### flow/config.mk
export PLATFORM = sky130hd
export DESIGN_NAME = cpu
export DESIGN_NICKNAME = cpu
export VERILOG_FILES = /design/flow/design.v
export SDC_FILE = /design/flow/constraint.sdc
export NUM_CORES = 4
export LEC_CHECK = 0
export CAP_MARGIN = 20
export CORE_MARGIN = 2
export CORE_UTILIZATION = 72
export PLACE_DENSITY = 0.64
export SETUP_SLACK_MARGIN = 1.12
export SLEW_MARGIN = 20
### flow/constraint.sdc
create_clock -name core_clock -period 8.26 [get_ports {clk}]
set_input_delay 1.6520 -clock core_clock [delete_from_list [all_inputs] [get_ports {clk}]]
set_output_delay 1.6520 -clock core_clock [all_outputs]
set_load 0.01 [all_outputs]
### flow/design.v
`timescale 1ns/1ns
module alu(
    input [3:0] op,
    input [WIDTH-1:0] a,
    input [WIDTH-1:0] b,
    output reg [WIDTH-1:0] result,
    input [3:0] cc_in,
    output logic [3:0] cc_out
);
parameter WIDTH = 16;
wire a_neg = a[WIDTH-1];
wire b_neg = b[WIDTH-1];
wire result_neg = result[WIDTH-1];
wire [WIDTH-1:0] carry_in = { 15'b0, cc_in[1] };
typedef enum logic [1:0] {
    CC_WB_NONE,
    CC_WB_NZCV,
    CC_WB_NZ
} cc_wb_type;
cc_wb_type cc_wb;
always_comb begin
    cc_out = cc_in;
    cc_wb = CC_WB_NONE;
    case (op)
          4'b0000: begin
            result = a + b;
        end
          4'b0001: begin
            cc_wb = CC_WB_NZCV;
            result = a + b + carry_in;
        end
          4'b0010: begin
            cc_wb = CC_WB_NZCV;
            result = a + b + carry_in;
        end
          4'b0011: begin
            cc_wb = CC_WB_NZCV;
            result = a - b;
        end
          4'b0100: begin
            cc_wb = CC_WB_NZCV;
            result = a - b - carry_in;
        end
          4'b0101: begin
            cc_wb = CC_WB_NZ;
            result = a & b;
        end
          4'b0110: begin
            cc_wb = CC_WB_NZ;
            result = a | b;
        end
          4'b0111: begin
            cc_wb = CC_WB_NZ;
            result = a ^ b;
        end
          4'b1000: begin
            cc_wb = CC_WB_NZ;
            result = a << b;
        end
          4'b1001: begin
            cc_wb = CC_WB_NZ;
            result = a >> b;
        end
          4'b1010: begin
            cc_wb = CC_WB_NZ;
            result = $signed(a) >>> b;  
        end
          4'b1011: begin
            cc_wb = CC_WB_NZ;
            result = ($signed(a) >>> b) | (a << (WIDTH-b));  
        end
          4'b1100: result = a + b;
          4'b1101: result = a + b;
                  default: result = 16'bX;
    endcase
    if (cc_wb == CC_WB_NZ || cc_wb == CC_WB_NZCV) begin
        cc_out[3] = result_neg;
        cc_out[2] = result == 16'b0;
    end
    if (cc_wb == CC_WB_NZCV) begin
        cc_out[1] = (a_neg & b_neg) ||  
            ((a_neg ^ b_neg) && !result_neg);  
        cc_out[0] = !(a_neg ^ b_neg) && (a_neg ^ result_neg);
    end
end
endmodule
`timescale 1ns/1ns
module regfile(
    input clk,
    input rst,
    input [RADDRWIDTH-1:0] raddr_a,
    output logic [REGWIDTH-1:0] rdata_a,
    input [RADDRWIDTH-1:0] raddr_b,
    output logic [REGWIDTH-1:0] rdata_b,
    input [RADDRWIDTH-1:0] raddr_c,
    output logic [REGWIDTH-1:0] rdata_c,
    input we,
    input [RADDRWIDTH-1:0] waddr,
    input [REGWIDTH-1:0] wdata
);
parameter RADDRWIDTH = 3;
parameter REGWIDTH = 16;
reg [REGWIDTH-1:0] r[2**RADDRWIDTH-1:1];
always_comb begin
    if (raddr_a != 0)
        rdata_a = r[raddr_a];
    else
        rdata_a = 0;
    if (raddr_b != 0)
        rdata_b = r[raddr_b];
    else
        rdata_b = 0;
    if (raddr_c != 0)
        rdata_c = r[raddr_c];
    else
        rdata_c = 0;
end
always_ff @(posedge clk) begin
    if (rst) begin
        for (int i = 1; i < 2**RADDRWIDTH; i++)
            r[i] <= 0;
    end else begin
        if (we && waddr != 0) begin
            r[waddr] <= wdata;
        end
    end
end
endmodule
`timescale 1ns/1ns
module cpu(
    input clk,
    input rst,
    output [IADDRWIDTH-1:0] addr,
    input  [DWIDTH-1:0] rdata,
    output logic [DWIDTH-1:0] wdata,
    output re,
    output we
);
localparam IADDRWIDTH = 16;
localparam IWIDTH = 16;
localparam DADDRWIDTH = 16;
localparam DWIDTH = 16;
logic ifetch_active;
logic load_active;
logic store_active;
logic [IADDRWIDTH-1:0] ifetch_address;
logic [IADDRWIDTH-1:0] load_store_address;
assign addr = (load_active || store_active) ? load_store_address :
                ifetch_active ? ifetch_address : 16'dX;
wire ifetch_bus_cycle = ifetch_active && !(load_active || store_active);
assign re = ifetch_active || load_active;
assign we = store_active;
reg [IADDRWIDTH-1:0] pc;
logic [IADDRWIDTH-1:0] s1_ifetch;
logic [IADDRWIDTH-1:0] pc_next;
logic s1_ifetch_valid;
logic s2_to_s1_take_branch;
logic s2_to_s1_stall;
logic [IADDRWIDTH-1:0] s2_pc_next;
assign ifetch_address = pc_next;
always_comb begin
    if (rst) begin
        pc_next = 16'hffff;
        ifetch_active = 0;
    end else if (s2_to_s1_stall) begin
        pc_next = pc;
        ifetch_active = 1;
    end else begin
        pc_next = s2_to_s1_take_branch ? s2_pc_next : pc + 16'd1;  
        ifetch_active = 1;
    end
    s1_ifetch = rdata;  
end
always_ff @(posedge clk) begin
    pc <= pc_next;
    s1_ifetch_valid <= ifetch_bus_cycle;
end
reg [IADDRWIDTH-1:0] ir;
reg [15:0] mem_immediate;
logic [15:0] mem_immediate_next;
reg [15:0] reg_lr;
reg [15:0] reg_sp;
reg [3:0]  reg_cc;
logic [15:0] reg_lr_next;
logic [15:0] reg_sp_next;
logic [3:0]  reg_cc_next;
wire reg_cc_n = reg_cc[3];
wire reg_cc_z = reg_cc[2];
wire reg_cc_c = reg_cc[1];
wire reg_cc_v = reg_cc[0];
wire [4:0] op = ir[15:11];
wire [3:0] alu_op = ir[14:11];
wire [2:0] reg_d = ir[10:8];
wire [2:0] reg_a = ir[7:5];
wire [1:0] reg_b_addr_mode = ir[4:3];
wire [2:0] reg_b = ir[2:0];
wire [15:0] reg_b_imm = ir[3] ? { 12'b111111111111, ir[3:0] } : { 12'b0, ir[3:0] };
wire is_load = (op == 5'b01100);
wire is_store = (op == 5'b01101);
wire [3:0] branch_cc = ir[13:10];
wire [15:0] branch_short_offset = ir[9] ? { 6'b111111, ir[9:0] } : { 6'b0, ir[9:0] };
wire branch_link = ir[9];
wire branch_reg_special = ir[3];
wire [2:0] branch_reg = reg_b;
logic [15:0] reg_a_out;
logic [15:0] reg_b_out;
logic [15:0] reg_d_out;
logic [15:0] alu_a_in;
logic [15:0] alu_b_in;
logic [15:0] alu_result;
logic [3:0] alu_cc;
logic do_reg_writeback;
logic [15:0] writeback_result;
logic reg_d_special;
typedef enum logic [2:0] {
    DECODE,
    IR_IMMEDIATE,
    LS1,
    LS2,
    BRANCH_DELAY
} state_t;
state_t state;
state_t state_next;
always_comb begin
    state_next = state;
    mem_immediate_next = mem_immediate;
    reg_cc_next = reg_cc;
    reg_lr_next = reg_lr;
    reg_sp_next = reg_sp;
    reg_d_special = 1'bX;
    s2_pc_next = 16'bX;
    alu_a_in = 16'bX;
    alu_b_in = 16'bX;
    s2_to_s1_take_branch = 0;
    s2_to_s1_stall = 0;
    do_reg_writeback = 0;
    writeback_result = 16'bX;
    load_active = 0;
    store_active = 0;
    wdata = 16'bX;
    load_store_address = 16'bX;
    casez (op)
    5'b10???: begin  
        if (branch_cc != 4'b1111) begin
            case (state)
                DECODE: begin
                    s2_pc_next = pc + branch_short_offset;
                    case (branch_cc)
                          4'b0000: s2_to_s1_take_branch = reg_cc_z;
                          4'b0001: s2_to_s1_take_branch = !reg_cc_z;
                       4'b0010: s2_to_s1_take_branch = reg_cc_c;
                       4'b0011: s2_to_s1_take_branch = !reg_cc_c;
                          4'b0100: s2_to_s1_take_branch = reg_cc_n;
                          4'b0101: s2_to_s1_take_branch = !reg_cc_n;
                          4'b0110: s2_to_s1_take_branch = reg_cc_v;
                          4'b0111: s2_to_s1_take_branch = !reg_cc_v;
                          4'b1000: s2_to_s1_take_branch = reg_cc_v && !reg_cc_z;
                          4'b1001: s2_to_s1_take_branch = !reg_cc_v || reg_cc_z;
                          4'b1010: s2_to_s1_take_branch = reg_cc_n == reg_cc_v;
                          4'b1011: s2_to_s1_take_branch = reg_cc_n != reg_cc_v;
                          4'b1100: s2_to_s1_take_branch = !reg_cc_z && (reg_cc_n == reg_cc_v);
                          4'b1101: s2_to_s1_take_branch = reg_cc_z || (reg_cc_n != reg_cc_v);
                          4'b1110: s2_to_s1_take_branch = 1;
                          4'b1111: s2_to_s1_take_branch = 0;
                    endcase
                    if (s2_to_s1_take_branch) begin
                        state_next = BRANCH_DELAY;
                    end
                end
                BRANCH_DELAY: begin
                    state_next = DECODE;
                end
                default: ;
            endcase
        end else if (branch_reg_special | branch_reg != 0) begin
            case (state)
                DECODE: begin
                    if (branch_reg_special) begin
                        case (branch_reg)
                            3'd0: s2_pc_next = reg_lr;
                            3'd1: s2_pc_next = reg_sp;
                            default: s2_pc_next = pc;  
                        endcase
                    end else begin
                        s2_pc_next = reg_b_out;
                    end
                    s2_to_s1_take_branch = 1;
                    state_next = BRANCH_DELAY;
                    if (branch_link) begin
                       reg_lr_next = pc;
                    end
                end
                BRANCH_DELAY: begin
                    state_next = DECODE;
                end
                default: ;
            endcase
        end else begin
            case (state)
                DECODE: begin
                    state_next = IR_IMMEDIATE;
                    mem_immediate_next = s1_ifetch;
                end
                IR_IMMEDIATE: begin
                    s2_pc_next = pc + mem_immediate;
                    s2_to_s1_take_branch = 1;
                    state_next = BRANCH_DELAY;
                    if (branch_link) begin
                       reg_lr_next = pc;
                    end
                end
                BRANCH_DELAY: begin
                    state_next = DECODE;
                end
                default: ;
            endcase
        end
    end  
    5'b00???,
    5'b010??: begin  
        alu_a_in = reg_a_out;
        writeback_result = alu_result;
        casez (reg_b_addr_mode)
            2'b0?: begin  
                alu_b_in = reg_b_imm;
                do_reg_writeback = 1;
                reg_cc_next = alu_cc;
            end
            2'b10: begin  
                alu_b_in = reg_b_out;
                do_reg_writeback = 1;
                reg_cc_next = alu_cc;
            end
            2'b11: begin  
                if (ir[2]) begin
                    case (state)
                        DECODE: begin
                            state_next = IR_IMMEDIATE;
                            mem_immediate_next = s1_ifetch;
                        end
                        IR_IMMEDIATE: begin
                            state_next = DECODE;
                            alu_b_in = mem_immediate;
                        end
                        default: ;
                    endcase
                end else begin
                    alu_b_in = 16'd0;
                end
                if (state_next == DECODE) begin
                    do_reg_writeback = 1;
                    reg_cc_next = alu_cc;
                    if (ir[1]) begin
                        do_reg_writeback = 0;
                        case (reg_d)
                            3'd0: reg_lr_next = alu_result;
                            3'd1: reg_sp_next = alu_result;
                            default: ;  
                        endcase
                    end
                    if (ir[0]) begin
                        case (reg_a)
                            3'd0: alu_a_in = reg_lr;
                            3'd1: alu_a_in = reg_sp;
                            default: alu_a_in = 16'd0;  
                        endcase
                    end
                end
            end
        endcase
    end  
    5'b0110?: begin  
        alu_a_in = reg_a_out;
        reg_d_special = 0;
        casez (reg_b_addr_mode)
            2'b0?: begin  
                alu_b_in = reg_b_imm;
            end
            2'b10: begin  
                alu_b_in = reg_b_out;
            end
            2'b11: begin  
                if (ir[2]) begin
                    case (state)
                        DECODE: begin
                            state_next = IR_IMMEDIATE;
                            mem_immediate_next = s1_ifetch;
                        end
                        IR_IMMEDIATE: begin
                            state_next = DECODE;
                            alu_b_in = mem_immediate;
                        end
                        default: ;
                    endcase
                end else begin
                    alu_b_in = 16'd0;
                end
                if (ir[1]) begin
                    reg_d_special = 1;
                end
                if (ir[0]) begin
                    case (reg_a)
                        3'd0: alu_a_in = reg_lr;
                        3'd1: alu_a_in = reg_sp;
                        default: alu_a_in = 16'd0;  
                    endcase
                end
            end
        endcase
        if (is_load) begin
            if (state_next != IR_IMMEDIATE) begin
                case (state)
                    IR_IMMEDIATE, DECODE: begin
                        state_next = LS1;
                        load_store_address = alu_result;
                        load_active = 1;
                        s2_to_s1_stall = 1;
                    end
                    LS1: begin
                        state_next = LS2;
                        s2_to_s1_stall = 1;
                        if (reg_d_special) begin
                            case (reg_d)
                                3'd0: reg_lr_next = rdata;
                                3'd1: reg_sp_next = rdata;
                                3'd2: ;  
                                3'd3: reg_cc_next = rdata[3:0];
                                default: ;  
                            endcase
                        end else begin
                            writeback_result = rdata;
                            do_reg_writeback = 1;
                        end
                    end
                    LS2: begin
                        state_next = DECODE;
                    end
                    default: ;
                endcase
            end
        end else begin
            if (state_next != IR_IMMEDIATE) begin
                case (state)
                    IR_IMMEDIATE, DECODE: begin
                        state_next = LS1;
                        load_store_address = alu_result;
                        store_active = 1;
                        s2_to_s1_stall = 1;
                        if (reg_d_special) begin
                            case (reg_d)
                                3'd0: wdata = reg_lr;
                                3'd1: wdata = reg_sp;
                                3'd2: wdata = pc;
                                3'd3: wdata = { 12'd0, reg_cc };
                                default: wdata = 16'd0;  
                            endcase
                        end else begin
                            wdata = reg_d_out;
                        end
                    end
                    LS1: begin
                        state_next = LS2;
                        s2_to_s1_stall = 1;
                    end
                    LS2: begin
                        state_next = DECODE;
                    end
                    default: ;
                endcase
            end
            if (state_next == LS1) begin
            end
        end
    end
    5'b0111?: begin  
    end
    5'b11???: begin  
    end
    endcase
end
always_ff @(posedge clk) begin
    if (rst) begin
        ir <= 0;
        state <= DECODE;
        mem_immediate <= 0;
        reg_cc <= 0;
        reg_lr <= 0;
        reg_sp <= 0;
    end else begin
        if (state_next == DECODE) begin
            if (s1_ifetch_valid) begin
                ir <= s1_ifetch;
            end else begin
                ir <= 0;  
            end
        end
        state <= state_next;
        mem_immediate <= mem_immediate_next;
        reg_cc <= reg_cc_next;
        reg_lr <= reg_lr_next;
        reg_sp <= reg_sp_next;
    end
end
regfile regs(
    .clk(clk),
    .rst(rst),
    .raddr_a(reg_a),
    .rdata_a(reg_a_out),
    .raddr_b(reg_b),
    .rdata_b(reg_b_out),
    .raddr_c(reg_d),
    .rdata_c(reg_d_out),
    .we(do_reg_writeback),
    .waddr(reg_d),
    .wdata(writeback_result)
);
alu alu(
    .op(alu_op),
    .a(alu_a_in),
    .b(alu_b_in),
    .result(alu_result),
    .cc_in(reg_cc),
    .cc_out(alu_cc)
);
endmodule
### flow/run.sh
#!/bin/bash
# the make line also repeats each setting of config.mk as NAME=value (left out here)
make -C /OpenROAD-flow-scripts/flow DESIGN_CONFIG=/design/flow/config.mk WORK_HOME=/design/flow/orfs CLKGATE_MAP_FILE= finish
==> results.txt, run 1 <==
run metrics: status=stopped before the end, Failed at=global routing, tool error=[ERROR GRT-0232] Routing congestion too high. Check the congestion heatmap in the GUI., synth unique cells=111, Netlist Area Pre-Place=21,700 sq um, DIE AREA=31,600 sq um, GR Util All Layers=78.9%, Chip Area, Yosys=21,700 sq um, floorplan row count=63, clk buf depth=3, GP Congestion=1.22, Num CTS Buffers=25, Post-Synthesis Cells=2,534, clk sinks=229, Pre-Place Util=73.3%, number of hold buffers added after CTS=0, Place WS=0.359 ns, synth cell count leaders=nor2_1, nand2_1, mux2i_1, Die Width=178 microns, H-Tree Depth=1, ao+oa area frac=23.1%, height of the die=178 microns, Top cells by area=edfxtp_1, dfxtp_1, mux2i_1, Adder Area Share=5.21%, total core area=29,600 sq um, IO Count=52, yosys warns=3, Area leader share=17.7%, IO buf count=51, area share of xor/xnor cells in the synthesized design=3.04%, Seq share, synth=27.0%, Syn Area/Cell=8.57 sq um, Dominant comb cell=AND-OR/OR-AND gates, number of synthesized register bits=229, area leader, netlist=edfxtp_1, Synth mux share=17.8%, Synth async-reset ratio=0%, # Cells Yosys=2,534, Synth Flop Type=edfxtp_1, most common cell in the synthesized netlist=nor2_1, Post-synth EDFFs=128, Basic Gates by Area=18.3%, HPWL Detailed=70,000 microns, Remaining Overflow, GRT=65, Root Driver=clkbuf_16
==> per-stage QoR <==
step	std cells	power (mW)	util (%)	area, sq um
after global placement	2926	4.11	77.1	22900
after CTS	3016	5.59	83.6	24800
after floorplan	2549	3.23	-	21800
after detailed placement	2926	4.19	77.2	22900
==> per-layer routing <==
layer,GRT usage [%],overflow
met1,82.5,0
met2,91.8,30
met3,66.4,5
met4,73.6,30
met5,26.6,0
==> repair_timing <==
| item | CTS |
|---|---|
| gates resized | 178 |
| pin swaps | 44 |
| setup endpoints to repair | 16 |
| buffers inserted | 44 |
==> inputs of run 2 (changes only) <==
CORE_UTILIZATION = 64   (was 72)
CTS_CLUSTER_DIAMETER = 37   (was default)
PLACE_DENSITY = default   (was 0.64)
SETUP_SLACK_MARGIN = 1.98   (was 1.12)
clock period = 6.77 ns   (was 8.26 ns; I/O delays follow)
==> results.txt, run 2 <==
run metrics: Dominant comb cell=AND-OR/OR-AND gates, floorplan row count=67, number of synthesized register bits=229, Post-synth EDFFs=128, Num CTS Buffers=39, Placed Cells=3,146, IO buf count=51, area share of xor/xnor cells in the synthesized design=3.04%, Root Driver=clkbuf_16, Post-Synthesis Cells=2,534, Die Width=188 microns, # Cells Yosys=2,534, most common cell in the synthesized netlist=nor2_1, Syn Area/Cell=8.57 sq um, Seq share, synth=27.0%, Synth Flop Type=edfxtp_1, total core area=33,400 sq um, Adder Area Share=5.21%, synth unique cells=111, Area after DPL=24,600 sq um, Pre-Place Util=65.0%, clk buf depth=3, synth cell count leaders=nor2_1, nand2_1, mux2i_1, HPWL Detailed=72,300 microns, yosys warns=3, status=stopped before the end, Remaining Overflow, GRT=362, Synth async-reset ratio=0%, Chip Area, Yosys=21,700 sq um, Synth mux share=17.8%, clk sinks=229, GR Util All Layers=86.9%, DIE AREA=35,400 sq um, number of hold buffers added after CTS=0, IO Count=52, area leader, netlist=edfxtp_1, height of the die=188 microns, Basic Gates by Area=18.3%, ao+oa area frac=23.1%, Failed at=global routing, Netlist Area Pre-Place=21,700 sq um, GP Congestion=1.16, Top cells by area=edfxtp_1, dfxtp_1, mux2i_1, H-Tree Depth=2, Area leader share=17.7%, tool error=[ERROR GRT-0232] Routing congestion too high. Check the congestion heatmap in the GUI.
[run 2: repair_timing]
| item | in CTS |
|---|---|
| setup endpoints to repair | 186 |
| pin swaps | 160 |
| setup buffers | 92 |
| resized | 384 |
| gates cloned | 8 |
[run 2: per-stage QoR]
step	hold slack, ns	setup WS [ns]
floorplan	0.466	0.628
global placement	0.496	-0.0630
CTS	0.516	-0.189
detailed placement	0.509	-0.306
[run 2: routing by layer]
layer / overflow / GRT usage, %
met1: 9 / 88.0
met2: 179 / 97.2
met3: 23 / 77.0
met4: 151 / 86.9
met5: 0 / 47.8
==> inputs of run 3 (changes only) <==
CORE_UTILIZATION = 59   (was 64)
CTS_CLUSTER_DIAMETER = default   (was 37)
SETUP_SLACK_MARGIN = 2.06   (was 1.98)
clock period = 7.5 ns   (was 6.77 ns; I/O delays follow)
==> results.txt, run 3 <==
impl run done, here's what came out: clk buf depth=3, worst reg-to-reg path cell count=31, Place WS=-0.167 ns, Net Switching=3.28 mW, Pwr Total=7.20 mW, crit path DAT=6.01 ns, Chip Area, Yosys=21,700 sq um, clock group power=1.30 mW, hold path depth=2, relative slew slack=14.4%, via/cell ratio=7.73, DIE AREA=38,400 sq um, crit path max-delay cell type=or4b_4, Critical Path Max Stage Delay=0.51 ns, yosys warns=3, Blocking Checks=negative setup slack, Post-synth EDFFs=128, initial antenna violation count=8, H-Tree Depth=1, hold path startpoint=reg_sp[3], final hold vios=0, Final setup viols=2, CP Class=reg2out, Hold Path Sink=reg_sp[3], R2R Path End=reg_cc[2], Clock power frac=18.1%, number of synthesized register bits=229, switching share of power=45.6%, path length in cells of the critical path=23, crit path cell chain=and3b_2 > o31ai_4 > o21ai_4 > o22a_1 > buf_4 > buf_6 > inv_4 > ha_4 > inv_2 > fa_2 > o21bai_1 > a21oi_2 > o21ai_0 > a21oi_2 > xnor2_2 > or4b_4 > or4_4 > nor3b_4 > xor2_2 > a2111oi_4 > buf_4 > a22oi_1 > buf_2, Basic Gates by Area=18.3%, setup ws final=-0.0114 ns, reg-to-reg setup timing slack=0.43 ns, Synth Flop Type=edfxtp_1, max-cap viol count=0, crit share post-route=100%, sum of buffers and inverters on the critical path=6, IO buf count=51, Worst-path clk slew=0.07 ns, Worst Path Max Fanout=5, Worst-Skew Late Latency=0.60 ns, floorplan row count=70, Main power group=combinational logic, GR Util All Layers=52.0%, status=complete, but fails checks, # Cells Yosys=2,534, clk sinks=229, first-pass GRT wire length=148,000 microns, Comb pwr share=59.0%, area share of xor/xnor cells in the synthesized design=3.04%, number of global-route vias before repair=22,700, tally of non-filler cells in the final layout=3,218, ao+oa area frac=23.1%, fin crit period=7.51 ns, clock skew=0.0522 ns, area growth from synthesis to layout=24.5%, Placed Cells=3,026, P_seq=1.65 mW, Dominant comb cell=AND-OR/OR-AND gates, Die Width=196 microns, post-route ant nets=0, CP endpoint=addr[14], IO Count=52, VDD IR-drop max=239 uV, Avg WL per Cell=32.7 microns, Logic power comb=4.25 mW, most common cell in the synthesized netlist=nor2_1, DR vias=24,900, Synth async-reset ratio=0%, unrepaired setup endpoints after global routing=yes, area leader, netlist=edfxtp_1, total core area=36,400 sq um, DRC viols=0, worst hold margin=0.524 ns, CP startpoint=ir[2], setup tns final=-0.0163 ns, min-delay worst type=reg2reg, Pre-Place Util=59.6%, Leakage=10.2 nW, Flop pwr share=23.0%, Synth mux share=17.8%, Num CTS Buffers=25, internal power=3.92 mW, GP Congestion=1.17, Syn Area/Cell=8.57 sq um, Remaining Overflow, GRT=0, synth cell count leaders=nor2_1, nand2_1, mux2i_1, Layout Nets=2,837, Adder Area Share=5.21%, type of origin of the critical path=register, worst endpoint required time=6.00 ns, TritonCTS clock tree=built, Post-Synthesis Cells=2,534, HPWL Detailed=72,300 microns, initial DRC count=4,424, Worst Tran Pin Value=1.27 ns, Area leader share=17.7%, Top cells by area=edfxtp_1, dfxtp_1, mux2i_1, largest net degree at the start of global routing=64, synth unique cells=111, Netlist Area Pre-Place=21,700 sq um, Largest delay share family, worst path=AND-OR/OR-AND gates, fmax=133 MHz, Worst Setup End Kind=primary output, DRT Pass-1 Iters=10, height of the die=196 microns, WL final=105,000 microns, PD cells=266 nW/um^2, tool warning count=62, Slew Limit Fails=0, Root Driver=clkbuf_16, Seq share, synth=27.0%
run 3: what timing repair did:
action | 4_1_cts | 5_1_grt
endpoints found under the setup margin | 171 | 149
hold buffers | 0 | 0
pin swaps | 87 | 72
buffers inserted | 87 | 53
gates resized | 282 | 117
endpoints found under the hold margin | 0 | 0
gates cloned | 2 | 4
run 3: final cells by class:
cell class	count	area [sq um]
Timing Repair Buffer	333	2920
Multi-Input combinational cell	2043	16400
Tap cell	468	586
Sequential cell	229	5900
Clock buffer	28	637
Fill cell	2575	9390
Antenna cell	3	7.51
Inverter	99	378
Clock inverter	15	189
run 3: stage by stage:
stage | util, % | instance area [sq um]
after global placement | 64.2 | 23400
after floorplan | - | 22100
final | 74.2 | 27000
after CTS | 71.5 | 26100
after global routing | 74.2 | 27000
after detailed placement | 64.2 | 23400
run 3: per-layer routing:
layer  vias up  part of all wire (%)  track usage [%]
li1       9940                     -                -
met1     11500                    33             62.3
met2      2537                    40             74.4
met3       873                    17             23.3
met4        10                    10             36.7
met5         -                 0.061            0.894
==> inputs of run 4 (changes only) <==
CORE_UTILIZATION = 64   (was 59)
SETUP_SLACK_MARGIN = default   (was 2.06)
clock period = 8.26 ns   (was 7.5 ns; I/O delays follow)
==> results.txt, run 4 <==
impl run done, here's what came out: number of hold buffers added after CTS=0, IO Count=52, number of global-route vias before repair=22,100, Comb pwr share=52.4%, crit path cell chain=buf_12 > mux2i_1 > a22oi_1 > a31oi_1 > buf_4 > inv_2 > nor4_4 > and4_1 > buf_4 > nand2_1 > o32ai_1 > a221oi_1 > o2111ai_1 > o22ai_1 > nor2_1 > a21o_1 > clkdlybuf4s50_1, Num CTS Buffers=25, Pre-Place Util=65.0%, Top cells by area=edfxtp_1, dfxtp_1, mux2i_1, WL final=99,400 microns, relative slew slack=12.4%, fin crit period=8.39 ns, max-cap viol count=0, path length in cells of the critical path=17, sum of buffers and inverters on the critical path=5, clk buf depth=3, Post-Synthesis Cells=2,534, Area after DPL=22,900 sq um, hold path depth=2, first-pass GRT wire length=144,000 microns, initial DRC count=4,979, Hold Path Sink=reg_sp[3], Leakage=9.00 nW, tool warning count=60, Synth mux share=17.8%, R2R Path Start=ir[4], Final setup viols=4, setup tns final=-0.354 ns, Remaining Overflow, GRT=0, Adder Area Share=5.21%, VDD IR-drop max=280 uV, Most Frequent Cell on Critical Path=buf_4, GP Congestion=1.19, Syn Area/Cell=8.57 sq um, Area leader share=17.7%, area growth from synthesis to layout=10.9%, Seq share, synth=27.0%, P_seq=1.51 mW, crit path max-delay cell type=o32ai_1, clk sinks=229, IO buf count=51, Main power group=combinational logic, floorplan row count=67, Avg WL per Cell=32.8 microns, status=complete, but fails checks, total core area=33,400 sq um, DRT Pass-1 Iters=10, Worst-Skew Late Latency=0.56 ns, Dominant comb cell=AND-OR/OR-AND gates, GR Util All Layers=54.7%, ao+oa area frac=23.1%, height of the die=188 microns, yosys warns=3, Netlist Area Pre-Place=21,700 sq um, reg-to-reg setup timing slack=1.22 ns, DIE AREA=35,400 sq um, Clock power frac=21.2%, area share of xor/xnor cells in the synthesized design=3.04%, post-route ant nets=0, crit share post-route=102%, Placed Cells=2,981, unrepaired setup endpoints after global routing=yes, Fill cells=2,473, initial antenna violation count=5, worst endpoint required time=6.61 ns, Worst Tran Pin Value=1.30 ns, Worst-path clk slew=0.06 ns, synth cell count leaders=nor2_1, nand2_1, mux2i_1, Slew Limit Fails=0, via/cell ratio=7.90, largest net degree at the start of global routing=53, TritonCTS clock tree=built, Worst Path Max Fanout=31, cell area after layout=24,100 sq um, worst reg-to-reg path cell count=17, final hold vios=0, Die Width=188 microns, DR vias=24,000, clock skew=0.0222 ns, R2R Path End=regs.r[0][14], Logic power comb=2.99 mW, Critical Path Max Stage Delay=0.87 ns, tally of non-filler cells in the final layout=3,034, switching share of power=45.8%, Root Driver=clkbuf_16, Layout Nets=2,673, most common cell in the synthesized netlist=nor2_1, Net Switching=2.61 mW, synth unique cells=111, area leader, netlist=edfxtp_1, Blocking Checks=negative setup slack, CP endpoint=addr[9], setup ws final=-0.130 ns, CP Class=reg2out, fmax=119 MHz, number of synthesized register bits=229, Post-synth EDFFs=128, Largest delay share family, worst path=AND-OR/OR-AND gates, H-Tree Depth=1, clock group power=1.21 mW, hold path startpoint=reg_sp[3], PD cells=237 nW/um^2, DRC viols=0, HPWL Detailed=72,200 microns, Chip Area, Yosys=21,700 sq um, Basic Gates by Area=18.3%, crit path DAT=6.74 ns, Synth Flop Type=edfxtp_1, Worst Setup End Kind=primary output, min-delay worst type=reg2reg, Flop pwr share=26.4%, # Cells Yosys=2,534, type of origin of the critical path=register, Pwr Total=5.71 mW, Synth async-reset ratio=0%, internal power=3.10 mW
==> run 4: routing by layer <==
metal,vias to the layer above,routed length [microns],global-route usage [%]
met2,2590,39100,77.4
met3,693,17800,22.6
met4,10,9230,37.3
li1,9615,-,-
met5,-,121,0
met1,11100,33100,68.0
==> run 4: per-stage QoR <==
| step | setup WS, ns | util (%) | hold slack (ns) |
|---|---|---|---|
| 2_1_floorplan | 1.10 | - | 0.466 |
| 3_3_place_gp | 0.114 | 68.6 | 0.502 |
| 3_5_place_dp | -0.0220 | 68.6 | 0.514 |
| 4_1_cts | 0.00752 | 71.3 | 0.523 |
| 5_1_grt | -0.197 | 72.0 | 0.555 |
| 6_report | -0.130 | 72.0 | 0.535 |
==> run 4: layout make-up <==
| class | count | area [sq um] | share of cell area, % |
|---|---|---|---|
| multi-input cells | 2041 | 15000 | 62.2 |
| flip-flops and latches | 229 | 5880 | 24.4 |
| repair buffers | 171 | 1440 | 5.97 |
| clock buffers | 30 | 664 | 2.76 |
| well taps | 448 | 561 | 2.33 |
| inverters | 99 | 372 | 1.54 |
| clock inverters | 15 | 189 | 0.784 |
| diodes | 1 | 2.50 | 0.0104 |
==> run 4: repair_timing <==
action,4_1_cts,5_1_grt
hold endpoints to repair,0,0
setup buffers,0,7
endpoints found under the setup margin,4,9
gates cloned,0,0
pin swaps,0,7
resized,13,31
==> inputs of run 5 (changes only) <==
CAP_MARGIN = 5   (was 20)
CELL_PAD_IN_SITES_DETAIL_PLACEMENT = 1   (was default)
CELL_PAD_IN_SITES_GLOBAL_PLACEMENT = 0   (was default)
CORE_ASPECT_RATIO = 0.58   (was default)
CORE_MARGIN = 8   (was 2)
CORE_UTILIZATION = 67   (was 64)
CTS_CLUSTER_DIAMETER = 142   (was default)
CTS_CLUSTER_SIZE = 17   (was default)
GPL_ROUTABILITY_DRIVEN = 1   (was default)
GPL_TIMING_DRIVEN = 1   (was default)
HOLD_SLACK_MARGIN = -0.02   (was default)
SETUP_SLACK_MARGIN = -0.06   (was default)
clock period = 7.5 ns   (was 8.26 ns; I/O delays follow)
==> results.txt, run 5 <==
run metrics: status=stopped before the end, Failed at=detailed placement, tool error=[ERROR DPL-0033] detailed placement checks failed during check placement., ao+oa area frac=23.1%, total core area=32,100 sq um, Chip Area, Yosys=21,700 sq um, Post-synth EDFFs=128, Pre-Place Util=67.7%, Dominant comb cell=AND-OR/OR-AND gates, Synth Flop Type=edfxtp_1, synth cell count leaders=nor2_1, nand2_1, mux2i_1, Synth async-reset ratio=0%, IO buf count=51, most common cell in the synthesized netlist=nor2_1, IO Count=52, number of synthesized register bits=229, area leader, netlist=edfxtp_1, Post-Synthesis Cells=2,534, Basic Gates by Area=18.3%, Adder Area Share=5.21%, Synth mux share=17.8%, area share of xor/xnor cells in the synthesized design=3.04%, yosys warns=3, Top cells by area=edfxtp_1, dfxtp_1, mux2i_1, Netlist Area Pre-Place=21,700 sq um, Seq share, synth=27.0%, synth unique cells=111, # Cells Yosys=2,534, height of the die=153 microns, floorplan row count=50, Die Width=252 microns, GP Congestion=1.26, DIE AREA=38,700 sq um, Syn Area/Cell=8.57 sq um, Area leader share=17.7%
[run 5: metrics by stage]
stage	worst slack (ns)	cells	area, sq um
global placement	0.182	3033	23400
floorplan	0.492	2549	21800
==> inputs of run 6 (changes only) <==
CAP_MARGIN = 20   (was 5)
CELL_PAD_IN_SITES_DETAIL_PLACEMENT = default   (was 1)
CELL_PAD_IN_SITES_GLOBAL_PLACEMENT = default   (was 0)
CORE_ASPECT_RATIO = default   (was 0.58)
CORE_MARGIN = 2   (was 8)
CORE_UTILIZATION = 72   (was 67)
CTS_CLUSTER_DIAMETER = default   (was 142)
CTS_CLUSTER_SIZE = default   (was 17)
GPL_ROUTABILITY_DRIVEN = default   (was 1)
GPL_TIMING_DRIVEN = default   (was 1)
HOLD_SLACK_MARGIN = -0.08   (was -0.02)
SETUP_SLACK_MARGIN = 1.12   (was -0.06)
clock period = 8.13 ns   (was 7.5 ns; I/O delays follow)
==> results.txt, run 6 <==
run metrics: HPWL Detailed=68,900 microns, H-Tree Depth=1, IO Count=52, Adder Area Share=5.21%, Place WS=0.0575 ns, total core area=29,600 sq um, Seq share, synth=27.0%, Area leader share=17.7%, Synth async-reset ratio=0%, ao+oa area frac=23.1%, clk sinks=229, status=stopped before the end, Chip Area, Yosys=21,700 sq um, Post-synth EDFFs=128, area leader, netlist=edfxtp_1, Num CTS Buffers=26, Synth Flop Type=edfxtp_1, Netlist Area Pre-Place=21,700 sq um, IO buf count=51, Post-Synthesis Cells=2,534, # Cells Yosys=2,534, DIE AREA=31,600 sq um, Die Width=178 microns, Syn Area/Cell=8.57 sq um, synth cell count leaders=nor2_1, nand2_1, mux2i_1, yosys warns=3, Synth mux share=17.8%, Failed at=global routing, Remaining Overflow, GRT=5, Dominant comb cell=AND-OR/OR-AND gates, most common cell in the synthesized netlist=nor2_1, synth unique cells=111, clk buf depth=3, GR Util All Layers=72.9%, height of the die=178 microns, Basic Gates by Area=18.3%, Pre-Place Util=73.3%, area share of xor/xnor cells in the synthesized design=3.04%, number of synthesized register bits=229, floorplan row count=63, tool error=[ERROR GRT-0116] Global routing finished with congestion. Check the congestion regions in the DRC Viewer., Root Driver=clkbuf_16, Top cells by area=edfxtp_1, dfxtp_1, mux2i_1, number of hold buffers added after CTS=0, GP Congestion=1.20
run 6: per-stage QoR:
stage	area [sq um]	total power, mW	util, %	hold slack (ns)	std cells
floorplan	21800	3.28	-	0.466	2549
global placement	22800	4.16	77.1	0.496	2922
detailed placement	22800	4.24	77.1	0.518	2922
CTS	25100	5.76	84.8	0.534	3037
run 6: timing repair:
action                                  4_1_cts
endpoints found under the setup margin       16
cloned                                        1
pin swaps                                    63
gates resized                               213
buffers inserted                             66
run 6: layer usage:
metal  GRT overflow  track usage [%]
met2              0             87.9
met3              1             57.6
met1              0             77.2
met4              4             65.3
met5              0             26.0
==> inputs of run 7 (changes only) <==
CORE_UTILIZATION = 57   (was 72)
HOLD_SLACK_MARGIN = default   (was -0.08)
SETUP_SLACK_MARGIN = 0.37   (was 1.12)
clock period = 5.91 ns   (was 8.13 ns; I/O delays follow)
==> results.txt, run 7 <==
run metrics: Synth Flop Type=edfxtp_1, Post-Synthesis Cells=2,534, Chip Area, Yosys=21,700 sq um, Root Driver=clkbuf_16, GP Congestion=1.12, Num CTS Buffers=25, total core area=37,600 sq um, area leader, netlist=edfxtp_1, Place WS=-1.11 ns, floorplan row count=71, clk sinks=229, tool error=[ERROR GRT-0116] Global routing finished with congestion. Check the congestion regions in the DRC Viewer., ao+oa area frac=23.1%, IO buf count=51, Syn Area/Cell=8.57 sq um, Die Width=199 microns, Basic Gates by Area=18.3%, most common cell in the synthesized netlist=nor2_1, area share of xor/xnor cells in the synthesized design=3.04%, # Cells Yosys=2,534, IO Count=52, H-Tree Depth=1, clk buf depth=3, DIE AREA=39,700 sq um, Failed at=global routing, Remaining Overflow, GRT=166, Netlist Area Pre-Place=21,700 sq um, synth unique cells=111, number of hold buffers added after CTS=0, Synth mux share=17.8%, Seq share, synth=27.0%, GR Util All Layers=70.6%, Dominant comb cell=AND-OR/OR-AND gates, status=stopped before the end, Pre-Place Util=57.8%, synth cell count leaders=nor2_1, nand2_1, mux2i_1, Top cells by area=edfxtp_1, dfxtp_1, mux2i_1, height of the die=199 microns, Post-synth EDFFs=128, Area leader share=17.7%, yosys warns=3, HPWL Detailed=83,900 microns, Adder Area Share=5.21%, Synth async-reset ratio=0%, number of synthesized register bits=229
[run 7: metal layers]
layer	overflow	GRT usage, %
met5	0	19.8
met3	2	49.0
met1	0	72.4
met4	87	71.0
met2	77	89.8
[run 7: stage by stage]
stage,std cells,instance area [sq um]
global placement,3591,27400
CTS,3688,29800
floorplan,2549,22000
detailed placement,3591,27400
[run 7: repair_timing]
action | in CTS
pin swaps | 86
gates cloned | 4
endpoints found under the setup margin | 130
gates resized | 314
setup buffers | 47
==> inputs of run 8 (changes only) <==
CORE_UTILIZATION = 53   (was 57)
SETUP_SLACK_MARGIN = default   (was 0.37)
clock period = 9.86 ns   (was 5.91 ns; I/O delays follow)
==> results.txt, run 8 <==
impl run done, here's what came out: total core area=40,600 sq um, Worst-Skew Late Latency=0.58 ns, fmax=105 MHz, Top Metal Used=met5, DIE AREA=42,600 sq um, Num CTS Buffers=27, synth unique cells=111, largest net degree at the start of global routing=72, Final Core Density=58.5%, relative slew slack=11.5%, Most Frequent Cell on Critical Path=buf_4, sum of buffers and inverters on the critical path=5, worst hold margin=0.522 ns, Post-synth EDFFs=128, IO Count=52, PD cells=198 nW/um^2, Netlist Area Pre-Place=21,700 sq um, worst endpoint required time=7.89 ns, Top cells by area=edfxtp_1, dfxtp_1, mux2i_1, CP endpoint=addr[9], Area after DPL=22,800 sq um, Worst Setup End Kind=primary output, internal power=2.58 mW, Basic Gates by Area=18.3%, crit path max-delay cell type=a2111oi_2, number of global-route vias before repair=20,500, area share of xor/xnor cells in the synthesized design=3.04%, height of the die=206 microns, Worst-path clk slew=0.07 ns, min-delay worst type=reg2reg, Avg WL per Cell=32.1 microns, Place WS=0.985 ns, DR vias=22,700, switching share of power=45.3%, Main power group=combinational logic, yosys warns=3, area growth from synthesis to layout=9.50%, Worst Tran Pin Value=1.31 ns, final hold vios=0, Net Switching=2.14 mW, fin crit period=9.57 ns, crit path DAT=7.59 ns, clock group power=1.06 mW, Remaining Overflow, GRT=0, worst reg-to-reg path cell count=23, Critical Path Max Stage Delay=0.86 ns, Dominant comb cell=AND-OR/OR-AND gates, Largest delay share family, worst path=AND-OR/OR-AND gates, clk buf depth=3, Seq share, synth=27.0%, post-route ant nets=0, CP Class=reg2out, most common cell in the synthesized netlist=nor2_1, VDD IR-drop max=175 uV, Synth async-reset ratio=0%, Logic area=14,800 sq um, setup ws final=0.293 ns, via/cell ratio=7.32, DRC viols=0, HPWL Detailed=74,500 microns, Slew Limit Fails=0, status=timing/DRC/antenna clean, Synth mux share=17.8%, cell area after layout=23,800 sq um, Reg area=5870 sq um, R2R Path End=reg_cc[2], Die Width=206 microns, TritonCTS clock tree=built, number of synthesized register bits=229, initial antenna violation count=4, setup tns final=0 ns, clk sinks=229, Placed Cells=3,041, Leakage=8.83 nW, max-cap viol count=0, clock skew=0.0341 ns, tally of non-filler cells in the final layout=3,096, reg-to-reg setup timing slack=2.58 ns, wl on met1=37,400 microns, Root Driver=clkbuf_16, initial DRC count=3,709, Syn Area/Cell=8.57 sq um, hold path startpoint=state[4], unrepaired setup endpoints after global routing=no, Chip Area, Yosys=21,700 sq um, GP Congestion=1.07, first-pass GRT wire length=142,000 microns, Hold Path Sink=state[4], Pre-Place Util=53.5%, Comb pwr share=51.0%, IO buf count=51, crit path cell chain=buf_4 > a2111oi_2 > o31ai_1 > o21ai_2 > o22a_1 > ha_1 > inv_1 > fa_1 > a21o_1 > a211o_1 > a21oi_1 > xor2_1 > o211ai_1 > nor3_1 > buf_4 > xor2_1 > a221oi_1 > o2111ai_1 > o22ai_1 > buf_4 > nor2_1 > a21o_1 > clkdlybuf4s50_1, Pwr Total=4.72 mW, Fill cells=3,629, WL final=99,300 microns, hold path depth=2, synth cell count leaders=nor2_1, nand2_1, mux2i_1, Adder Area Share=5.21%, ao+oa area frac=23.1%, floorplan row count=74, Clock power frac=22.5%, Worst Path Max Fanout=14, Post-Synthesis Cells=2,534, Flop pwr share=26.5%, DRT Pass-1 Iters=7, # Cells Yosys=2,534, met2 WL=41,500 microns, R2R Path Start=state[0], path length in cells of the critical path=23, tool warning count=57, CP startpoint=state[0], crit share post-route=97.0%, area leader, netlist=edfxtp_1, Layout Nets=2,645, Synth Flop Type=edfxtp_1, Area leader share=17.7%, Logic power comb=2.41 mW, met3 WL=13,700 microns, type of origin of the critical path=register, GR Util All Layers=46.1%, H-Tree Depth=1, Final setup viols=0, P_seq=1.25 mW
-- run 8: final cells by class --
| class | instances | area share, % |
|---|---|---|
| Antenna cell | 4 | 0.0421 |
| Clock buffer | 31 | 2.90 |
| Clock inverter | 19 | 0.926 |
| Inverter | 99 | 1.56 |
| Multi-Input combinational cell | 2041 | 62.1 |
| Sequential cell | 229 | 24.7 |
| Tap cell | 532 | 2.80 |
| Timing Repair Buffer | 141 | 4.98 |
-- run 8: timing repair --
action                                 in CTS  in global routing
hold buffers                                0                  0
setup endpoints to repair                   0                  1
buffers inserted                            0                  0
gates resized                               0                  1
endpoints found under the hold margin       0                  0
-- run 8: routing by layer --
metal / up-vias / GRT usage (%)
met3: 388 / 11.5
met4: 4 / 24.2
met5: - / 0
met1: 10900 / 61.8
li1: 9570 / -
met2: 1779 / 68.3
==> inputs of run 9 (changes only) <==
CORE_ASPECT_RATIO = 1.76   (was default)
CORE_MARGIN = 4   (was 2)
CORE_UTILIZATION = 40   (was 53)
CTS_CLUSTER_DIAMETER = 196   (was default)
GPL_TIMING_DRIVEN = 0   (was default)
TNS_END_PERCENT = 65   (was default)
clock period = 10.0 ns   (was 9.86 ns; I/O delays follow)
==> results.txt, run 9 <==
impl run done, here's what came out: status=complete, but fails checks, Blocking Checks=negative setup slack, Synth mux share=17.8%, crit path DAT=8.10 ns, clock group power=0.893 mW, Critical Path Max Stage Delay=0.74 ns, Reg area=5870 sq um, ao+oa area frac=23.1%, Synth Flop Type=edfxtp_1, total core area=53,900 sq um, first-pass GRT wire length=184,000 microns, Largest delay share family, worst path=AND-OR/OR-AND gates, area share of xor/xnor cells in the synthesized design=3.04%, CP Class=reg2out, IO buf count=51, crit share post-route=101%, switching share of power=49.5%, Worst Tran Pin Value=1.26 ns, Dominant comb cell=AND-OR/OR-AND gates, PD cells=196 nW/um^2, Worst Setup End Kind=primary output, tally of non-filler cells in the final layout=3,341, Slew Limit Fails=0, Main power group=combinational logic, Post-synth EDFFs=128, area growth from synthesis to layout=11.9%, Final setup viols=3, crit path cell chain=clkbuf_1 > mux4_2 > mux2i_1 > o22a_2 > ha_1 > inv_1 > fa_1 > a21o_1 > a211o_1 > a211o_1 > nand4_1 > a311oi_1 > a211oi_2 > and4b_1 > xnor3_1 > nor2_1 > nor4_4 > nor2_1 > a21o_1 > clkdlybuf4s50_1, R2R Path End=regs.r[2][14], Post-Synthesis Cells=2,534, final hold vios=0, Worst Path Max Fanout=10, Flop pwr share=26.5%, worst reg-to-reg path cell count=22, relative slew slack=16.2%, Comb pwr share=54.7%, tool warning count=58, VDD IR-drop max=173 uV, DRC viols=0, IO Count=52, CP endpoint=addr[15], P_seq=1.26 mW, path length in cells of the critical path=20, cell area after layout=24,300 sq um, Seq share, synth=27.0%, Logic power comb=2.60 mW, Syn Area/Cell=8.57 sq um, Remaining Overflow, GRT=0, Hold Path Sink=state[4], initial DRC count=2,552, type of origin of the critical path=register, area leader, netlist=edfxtp_1, clk buf depth=3, Top cells by area=edfxtp_1, dfxtp_1, mux2i_1, TritonCTS clock tree=built, Avg WL per Cell=40.3 microns, hold path startpoint=state[4], unrepaired setup endpoints after global routing=yes, Pwr Total=4.76 mW, reg-to-reg setup timing slack=1.99 ns, initial antenna violation count=4, worst endpoint required time=8.00 ns, H-Tree Depth=1, Net Switching=2.35 mW, DR vias=23,500, post-route ant nets=0, Layout Nets=2,737, via/cell ratio=7.04, Placed Cells=3,294, Area after DPL=23,300 sq um, Adder Area Share=5.21%, min-delay worst type=reg2reg, number of synthesized register bits=229, most common cell in the synthesized netlist=nor2_1, clk sinks=229, sum of buffers and inverters on the critical path=3, synth cell count leaders=nor2_1, nand2_1, mux2i_1, Netlist Area Pre-Place=21,700 sq um, floorplan row count=113, Worst-path clk slew=0.08 ns, fmax=99.0 MHz, busiest grt layer=met2, Pre-Place Util=40.3%, hold path depth=2, yosys warns=3, GP Congestion=1.11, HPWL Detailed=109,000 microns, internal power=2.40 mW, Basic Gates by Area=18.3%, Worst-Skew Late Latency=0.56 ns, Fill cells=5,387, # Cells Yosys=2,534, Logic area=15,000 sq um, DIE AREA=58,300 sq um, Die Width=184 microns, Leakage=8.80 nW, met2 Use GR=77.3%, largest net degree at the start of global routing=18, crit path max-delay cell type=a211oi_2, max-cap viol count=0, GR Util All Layers=45.0%, Num CTS Buffers=22, Root Driver=clkbuf_16, synth unique cells=111, Area leader share=17.7%, DRT Pass-1 Iters=8, GR met3 Demand/Resource=8.75%, setup ws final=-0.102 ns, height of the die=317 microns, Chip Area, Yosys=21,700 sq um, clock skew=0.0241 ns, Synth async-reset ratio=0%, Clock power frac=18.8%, number of global-route vias before repair=23,800, met1 usage in global routing=39.7%, fin crit period=10.10 ns, WL final=134,000 microns
## run 9: area by class of cell
type / count / area share [%]
sequential: 229 / 24.1
clock inverter: 16 / 0.628
antenna: 4 / 0.0412
timing repair buffer: 61 / 2.47
clock buffer: 24 / 2.38
inverter: 99 / 1.55
tap: 690 / 3.55
buffer: 177 / 3.48
multi-input combinational: 2041 / 61.8
## run 9: metrics by stage
| stage | utilization, % | setup TNS [ns] | worst slack, ns | hold WS (ns) |
|---|---|---|---|---|
| detailed placement | 43.2 | -3.77 | -1.21 | 0.503 |
| finish | 45.1 | -0.195 | -0.102 | 0.527 |
| floorplan | - | 0 | 2.49 | 0.466 |
| global route | 45.1 | -0.0220 | -0.0127 | 0.541 |
| CTS | 44.8 | 0 | 0.0101 | 0.515 |
| global placement | 43.0 | -17.79 | -3.40 | 0.492 |
## run 9: timing repair
action	CTS	global route
endpoints found under the setup margin	12	10
resized	34	33
hold endpoints to repair	0	0
hold buffers	0	0
pin swaps	1	2
buffers inserted	0	4
## run 9: layer usage
metal | part of all wire, % | vias up
met3 | 7.4 | 817
met1 | 28 | 11300
met4 | 16 | 2
li1 | - | 9741
met5 | 0.0097 | -
met2 | 48 | 1667
==> inputs of run 10 (changes only) <==
CORE_ASPECT_RATIO = default   (was 1.76)
CORE_MARGIN = 2   (was 4)
CORE_UTILIZATION = 68   (was 40)
CTS_CLUSTER_DIAMETER = 39   (was 196)
GPL_TIMING_DRIVEN = default   (was 0)
HOLD_SLACK_MARGIN = -0.08   (was default)
SETUP_SLACK_MARGIN = 1.88   (was default)
TNS_END_PERCENT = default   (was 65)
clock period = 6.85 ns   (was 10.0 ns; I/O delays follow)
==> results.txt, run 10 <==
run metrics: status=stopped before the end, Failed at=global routing, tool error=[ERROR GRT-0116] Global routing finished with congestion. Check the congestion regions in the DRC Viewer., yosys warns=3, HPWL Detailed=71,400 microns, Netlist Area Pre-Place=21,700 sq um, clk sinks=229, H-Tree Depth=2, IO buf count=51, Seq share, synth=27.0%, GP Congestion=1.21, synth unique cells=111, total core area=31,500 sq um, Die Width=183 microns, most common cell in the synthesized netlist=nor2_1, clk buf depth=3, Top cells by area=edfxtp_1, dfxtp_1, mux2i_1, Adder Area Share=5.21%, Dominant comb cell=AND-OR/OR-AND gates, number of synthesized register bits=229, IO Count=52, Post-Synthesis Cells=2,534, Synth mux share=17.8%, floorplan row count=65, # Cells Yosys=2,534, Pre-Place Util=69.0%, Root Driver=clkbuf_16, Area after DPL=24,400 sq um, Synth async-reset ratio=0%, synth cell count leaders=nor2_1, nand2_1, mux2i_1, ao+oa area frac=23.1%, Remaining Overflow, GRT=13, Post-synth EDFFs=128, Area leader share=17.7%, Synth Flop Type=edfxtp_1, area leader, netlist=edfxtp_1, Chip Area, Yosys=21,700 sq um, Basic Gates by Area=18.3%, Num CTS Buffers=39, GR Util All Layers=80.7%, Syn Area/Cell=8.57 sq um, DIE AREA=33,400 sq um, Placed Cells=3,077, height of the die=183 microns, area share of xor/xnor cells in the synthesized design=3.04%, number of hold buffers added after CTS=0
## run 10: repair_timing
action / 4_1_cts
pin swaps: 138
setup buffers: 74
gates cloned: 6
setup endpoints to repair: 180
resized: 399
## run 10: per-layer routing
layer  track usage, %  GRT overflow
met3             68.6             0
met4             76.7            12
met5             46.2             0
met1             83.0             0
met2             92.6             1
## run 10: through the flow
stage	total power, mW	setup slack, ns	util [%]	hold WS [ns]
after floorplan	4.01	0.692	-	0.466
after global placement	5.33	-0.0757	77.4	0.484
after detailed placement	5.43	-0.173	77.4	0.501
after CTS	8.08	-0.0579	88.4	0.515
==> inputs of run 11 (changes only) <==
CORE_UTILIZATION = 59   (was 68)
CTS_CLUSTER_DIAMETER = default   (was 39)
HOLD_SLACK_MARGIN = default   (was -0.08)
SETUP_SLACK_MARGIN = 1.68   (was 1.88)
clock period = 6.8 ns   (was 6.85 ns; I/O delays follow)
==> results.txt, run 11 <==
run metrics: floorplan row count=70, IO Count=52, Adder Area Share=5.21%, Basic Gates by Area=18.3%, Root Driver=clkbuf_16, area share of xor/xnor cells in the synthesized design=3.04%, status=stopped before the end, GP Congestion=1.12, Dominant comb cell=AND-OR/OR-AND gates, number of synthesized register bits=229, Die Width=196 microns, Top cells by area=edfxtp_1, dfxtp_1, mux2i_1, Area after DPL=25,000 sq um, DIE AREA=38,400 sq um, Post-synth EDFFs=128, Netlist Area Pre-Place=21,700 sq um, area leader, netlist=edfxtp_1, yosys warns=3, Area leader share=17.7%, clk buf depth=3, Num CTS Buffers=25, Post-Synthesis Cells=2,534, Synth mux share=17.8%, Synth Flop Type=edfxtp_1, synth cell count leaders=nor2_1, nand2_1, mux2i_1, Seq share, synth=27.0%, Syn Area/Cell=8.57 sq um, height of the die=196 microns, IO buf count=51, total core area=36,400 sq um, clk sinks=229, ao+oa area frac=23.1%, HPWL Detailed=76,400 microns, synth unique cells=111, Synth async-reset ratio=0%, Failed at=global routing, # Cells Yosys=2,534, Chip Area, Yosys=21,700 sq um, Pre-Place Util=59.6%, most common cell in the synthesized netlist=nor2_1, H-Tree Depth=1
-- run 11: repair_timing --
item / in CTS
endpoints found under the setup margin: 175
cloned: 6
hold buffers: 0
buffers inserted: 65
gates resized: 334
pin swaps: 125
-- run 11: stage by stage --
step	cells	setup TNS (ns)	utilization, %	hold slack, ns	worst slack [ns]
2_1_floorplan	2549	0	-	0.466	0.596
3_3_place_gp	3220	-0.134	68.5	0.508	-0.0975
3_5_place_dp	3220	-0.916	68.5	0.512	-0.325
4_1_cts	3337	-0.457	76.3	0.521	-0.130
==> inputs of run 12 (changes only) <==
CORE_UTILIZATION = 65   (was 59)
CTS_CLUSTER_DIAMETER = 29   (was default)
GPL_TIMING_DRIVEN = 1   (was default)
MAX_ROUTING_LAYER = met5   (was default)
SETUP_SLACK_MARGIN = default   (was 1.68)
clock period = 6.25 ns   (was 6.8 ns; I/O delays follow)
==> results.txt, run 12 <==
run metrics: Remaining Overflow, GRT=62, status=stopped before the end, number of hold buffers added after CTS=0, IO Count=52, most common cell in the synthesized netlist=nor2_1, Synth mux share=17.8%, Pre-Place Util=66.4%, Placed Cells=3,317, DIE AREA=34,900 sq um, Root Driver=clkbuf_16, synth unique cells=111, Seq share, synth=27.0%, GR Util All Layers=75.7%, clk sinks=229, Top cells by area=edfxtp_1, dfxtp_1, mux2i_1, Dominant comb cell=AND-OR/OR-AND gates, Synth Flop Type=edfxtp_1, Die Width=187 microns, height of the die=187 microns, number of synthesized register bits=229, IO buf count=51, tool error=[ERROR GRT-0116] Global routing finished with congestion. Check the congestion regions in the DRC Viewer., Num CTS Buffers=52, synth cell count leaders=nor2_1, nand2_1, mux2i_1, # Cells Yosys=2,534, Synth async-reset ratio=0%, Failed at=global routing, area share of xor/xnor cells in the synthesized design=3.04%, ao+oa area frac=23.1%, Post-synth EDFFs=128, area leader, netlist=edfxtp_1, Chip Area, Yosys=21,700 sq um, HPWL Detailed=75,400 microns, GP Congestion=1.22, Netlist Area Pre-Place=21,700 sq um, Place WS=-0.929 ns, floorplan row count=66, yosys warns=3, Adder Area Share=5.21%, Basic Gates by Area=18.3%, clk buf depth=3, H-Tree Depth=2, total core area=32,700 sq um, Post-Synthesis Cells=2,534, Syn Area/Cell=8.57 sq um, Area leader share=17.7%
run 12: metal layers:
layer  global-route usage (%)  overflow
met5                     29.8         0
met4                     71.6        28
met3                     61.5         1
met2                     90.6        32
met1                     77.9         1
run 12: timing repair:
item	4_1_cts
gates cloned	2
pin swaps	96
gates resized	240
endpoints found under the setup margin	19
setup buffers	50
run 12: through the flow:
step	util [%]	instance area, sq um	TNS, ns	hold slack, ns
2_1_floorplan	-	21800	0	0.466
3_3_place_gp	78.3	25600	-4.64	0.501
3_5_place_dp	78.3	25600	-6.21	0.508
4_1_cts	87.7	28700	-5.24	0.518
==> inputs of run 13 (changes only) <==
CELL_PAD_IN_SITES_DETAIL_PLACEMENT = 2   (was default)
CELL_PAD_IN_SITES_GLOBAL_PLACEMENT = 0   (was default)
CORE_ASPECT_RATIO = 1.06   (was default)
CORE_MARGIN = 4   (was 2)
CORE_UTILIZATION = 59   (was 65)
CTS_CLUSTER_DIAMETER = 196   (was 29)
CTS_CLUSTER_SIZE = 97   (was default)
MAX_ROUTING_LAYER = default   (was met5)
MIN_ROUTING_LAYER = met2   (was default)
PLACE_DENSITY_LB_ADDON = 0.16   (was default)
TNS_END_PERCENT = 15   (was default)
clock period = 6.53 ns   (was 6.25 ns; I/O delays follow)
==> results.txt, run 13 <==
run metrics: Chip Area, Yosys=21,700 sq um, GP Congestion=1.42, yosys warns=3, area share of xor/xnor cells in the synthesized design=3.04%, Area leader share=17.7%, area leader, netlist=edfxtp_1, Failed at=detailed placement, Synth async-reset ratio=0%, Adder Area Share=5.21%, synth unique cells=111, status=stopped before the end, # Cells Yosys=2,534, ao+oa area frac=23.1%, floorplan row count=72, height of the die=206 microns, Die Width=194 microns, number of synthesized register bits=229, Post-Synthesis Cells=2,534, Synth Flop Type=edfxtp_1, Dominant comb cell=AND-OR/OR-AND gates, synth cell count leaders=nor2_1, nand2_1, mux2i_1, Pre-Place Util=59.7%, Seq share, synth=27.0%, tool error=Error: detail_place.tcl, 38 bad optional access, IO buf count=51, IO Count=52, Top cells by area=edfxtp_1, dfxtp_1, mux2i_1, Basic Gates by Area=18.3%, most common cell in the synthesized netlist=nor2_1, Netlist Area Pre-Place=21,700 sq um, Syn Area/Cell=8.57 sq um, Synth mux share=17.8%, Post-synth EDFFs=128, total core area=36,400 sq um, DIE AREA=40,000 sq um
[run 13: per-stage QoR]
step | power [mW] | instances
after floorplan | 4.09 | 2549
after global placement | 5.62 | 3299
==> inputs of run 14 (changes only) <==
ABC_AREA = 0   (was default)
CAP_MARGIN = 40   (was 20)
CELL_PAD_IN_SITES_GLOBAL_PLACEMENT = default   (was 0)
CORE_ASPECT_RATIO = default   (was 1.06)
CORE_MARGIN = 2   (was 4)
CORE_UTILIZATION = 47   (was 59)
CTS_CLUSTER_DIAMETER = 387   (was 196)
CTS_CLUSTER_SIZE = default   (was 97)
GPL_ROUTABILITY_DRIVEN = 0   (was default)
MAX_ROUTING_LAYER = met4   (was default)
PLACE_DENSITY_LB_ADDON = default   (was 0.16)
SETUP_SLACK_MARGIN = 0.44   (was default)
TNS_END_PERCENT = default   (was 15)
clock period = 6.77 ns   (was 6.53 ns; I/O delays follow)
==> results.txt, run 14 <==
run metrics: Dominant comb cell=AND-OR/OR-AND gates, Chip Area, Yosys=21,700 sq um, synth unique cells=111, Synth mux share=17.8%, IO Count=52, Failed at=detailed placement, # Cells Yosys=2,534, Post-synth EDFFs=128, height of the die=219 microns, Pre-Place Util=47.8%, most common cell in the synthesized netlist=nor2_1, area share of xor/xnor cells in the synthesized design=3.04%, yosys warns=3, number of synthesized register bits=229, Syn Area/Cell=8.57 sq um, Netlist Area Pre-Place=21,700 sq um, DIE AREA=48,000 sq um, floorplan row count=78, Top cells by area=edfxtp_1, dfxtp_1, mux2i_1, Synth Flop Type=edfxtp_1, Die Width=219 microns, total core area=45,500 sq um, ao+oa area frac=23.1%, Basic Gates by Area=18.3%, IO buf count=51, area leader, netlist=edfxtp_1, Post-Synthesis Cells=2,534, synth cell count leaders=nor2_1, nand2_1, mux2i_1, status=stopped before the end, Area leader share=17.7%, Seq share, synth=27.0%, Adder Area Share=5.21%, tool error=[ERROR DPL-0033] detailed placement checks failed during check placement., Synth async-reset ratio=0%
[run 14: stage by stage]
step	setup slack (ns)	instance area (sq um)	TNS (ns)	total power, mW	hold slack (ns)
global placement	-0.364	24700	-1.22	5.46	0.504
floorplan	0.440	21800	0	3.95	0.466
==> inputs of run 15 (changes only) <==
ABC_AREA = default   (was 0)
CAP_MARGIN = 20   (was 40)
CELL_PAD_IN_SITES_DETAIL_PLACEMENT = default   (was 2)
CORE_ASPECT_RATIO = 0.6   (was default)
CORE_MARGIN = 3   (was 2)
CORE_UTILIZATION = 45   (was 47)
CTS_CLUSTER_DIAMETER = 101   (was 387)
GPL_ROUTABILITY_DRIVEN = default   (was 0)
GPL_TIMING_DRIVEN = default   (was 1)
HOLD_SLACK_MARGIN = -0.1   (was default)
MAX_ROUTING_LAYER = met5   (was met4)
MIN_ROUTING_LAYER = default   (was met2)
PLACE_DENSITY_LB_ADDON = 0.25   (was default)
SETUP_SLACK_MARGIN = -1.16   (was 0.44)
SLEW_MARGIN = 10   (was 20)
clock period = 12.0 ns   (was 6.77 ns; I/O delays follow)
==> results.txt, run 15 <==
impl run done, here's what came out: status=timing/DRC/antenna clean, Synth async-reset ratio=0%, Post-CTS Setup Inserts=0, max-cap viol count=0, Syn Area/Cell=8.57 sq um, Hold Path Sink=reg_sp[15], DIE AREA=51,000 sq um, H-Tree Depth=1, fin crit period=11.08 ns, Worst-path clk slew=0.08 ns, Die Width=290 microns, internal power=2.02 mW, fmax=90.3 MHz, Dominant comb cell=AND-OR/OR-AND gates, IO buf count=51, path length in cells of the critical path=19, total core area=47,000 sq um, Area after DPL=22,900 sq um, synth cell count leaders=nor2_1, nand2_1, mux2i_1, DRC viols=0, Basic Gates by Area=18.3%, via/cell ratio=7.29, setup tns final=0 ns, Post-Synthesis Cells=2,534, crit path max-delay cell type=o31ai_1, Resize count post-CTS=0, post-route ant nets=0, TritonCTS clock tree=built, Flop pwr share=26.5%, GP Congestion=1.08, # Cells Yosys=2,534, clk buf depth=3, sum of buffers and inverters on the critical path=2, tool warning count=57, Clock power frac=19.6%, initial DRC count=4,560, IO Count=52, R2R Path End=regs.r[4][15], final hold vios=0, VDD IR-drop max=117 uV, Num CTS Buffers=22, switching share of power=48.1%, Remaining Overflow, GRT=0, Comb pwr share=53.9%, Top cells by area=edfxtp_1, dfxtp_1, mux2i_1, Synth Flop Type=edfxtp_1, most common cell in the synthesized netlist=nor2_1, Final setup viols=0, Root Driver=clkbuf_16, Net Switching=1.87 mW, height of the die=176 microns, Avg WL per Cell=34.9 microns, Post-synth EDFFs=128, Worst Tran Pin Value=1.30 ns, Critical Path Max Stage Delay=0.92 ns, Main power group=combinational logic, HPWL Detailed=85,400 microns, Leakage=8.76 nW, unrepaired setup endpoints after global routing=no, Largest delay share family, worst path=AND-OR/OR-AND gates, DR vias=23,200, Slew Limit Fails=0, GR Util All Layers=42.3%, Adder Area Share=5.21%, Layout Nets=2,636, largest net degree at the start of global routing=44, area leader, netlist=edfxtp_1, area growth from synthesis to layout=9.29%, Worst Setup End Kind=primary output, number of hold buffers added after CTS=0, Pwr Total=3.89 mW, CP Class=reg2out, first-pass GRT wire length=155,000 microns, crit path cell chain=and3b_1 > o31ai_1 > o21ai_2 > o22ai_1 > inv_1 > fa_1 > o21bai_1 > a21oi_1 > o21ai_0 > nand3_1 > a311oi_1 > nor2_1 > o311ai_0 > nand4_1 > mux2i_1 > nor4_2 > nor2_1 > a21o_1 > clkdlybuf4s50_1, Seq share, synth=27.0%, CP startpoint=state[0], synth unique cells=111, PD cells=164 nW/um^2, Synth mux share=17.8%, CP endpoint=addr[15], WL final=111,000 microns, Chip Area, Yosys=21,700 sq um, min-delay worst type=reg2reg, P_seq=1.03 mW, reg-to-reg setup timing slack=3.33 ns, worst endpoint required time=9.60 ns, Most Frequent Cell on Critical Path=nor2_1, number of global-route vias before repair=20,800, floorplan row count=61, Netlist Area Pre-Place=21,700 sq um, crit share post-route=92.3%, Worst Path Max Fanout=14, Pre-Place Util=46.2%, DRT Pass-1 Iters=10, worst reg-to-reg path cell count=19, hold path startpoint=reg_sp[15], Worst-Skew Late Latency=0.57 ns, relative slew slack=12.1%, crit path DAT=8.68 ns, cell area after layout=23,700 sq um, clock skew=0.0168 ns, number of synthesized register bits=229, hold path depth=2, yosys warns=3, Logic power comb=2.10 mW, clock group power=0.761 mW, R2R Path Start=state[0], ao+oa area frac=23.1%, initial antenna violation count=3, type of origin of the critical path=register, Area leader share=17.7%, area share of xor/xnor cells in the synthesized design=3.04%, clk sinks=229
## run 15: area by class of cell
cell class,count,area (sq um)
fill,4593,23300
tap,630,788
antenna,3,7.51
inverter,99,372
clock buffer,28,613
sequential,229,5870
timing repair buffer,137,1190
clock inverter,12,126
multi-input combinational,2041,14800
## run 15: per-layer routing
| metal | vias to the layer above | share of wire, % | track usage, % | wire, microns |
|---|---|---|---|---|
| met2 | 2088 | 34 | 49.1 | 37900 |
| met4 | 6 | 2.8 | 8.49 | 3130 |
| met5 | - | 0.037 | 0 | 41 |
| met1 | 11300 | 42 | 62.7 | 46400 |
| li1 | 9531 | - | - | - |
| met3 | 232 | 21 | 27.6 | 23400 |
## run 15: per-stage QoR
stage / setup slack (ns) / hold WS [ns] / cells / utilization [%]
2_1_floorplan: 4.09 / 0.466 / 2549 / -
3_3_place_gp: 1.88 / 0.468 / 3123 / 48.6
3_5_place_dp: 1.87 / 0.506 / 3129 / 48.8
4_1_cts: 1.28 / 0.521 / 3169 / 50.4
5_1_grt: 0.593 / 0.565 / 3177 / 50.5
6_report: 0.921 / 0.528 / 3179 / 50.5
Power figures rest on the tool's default switching activity, not on a simulated workload.
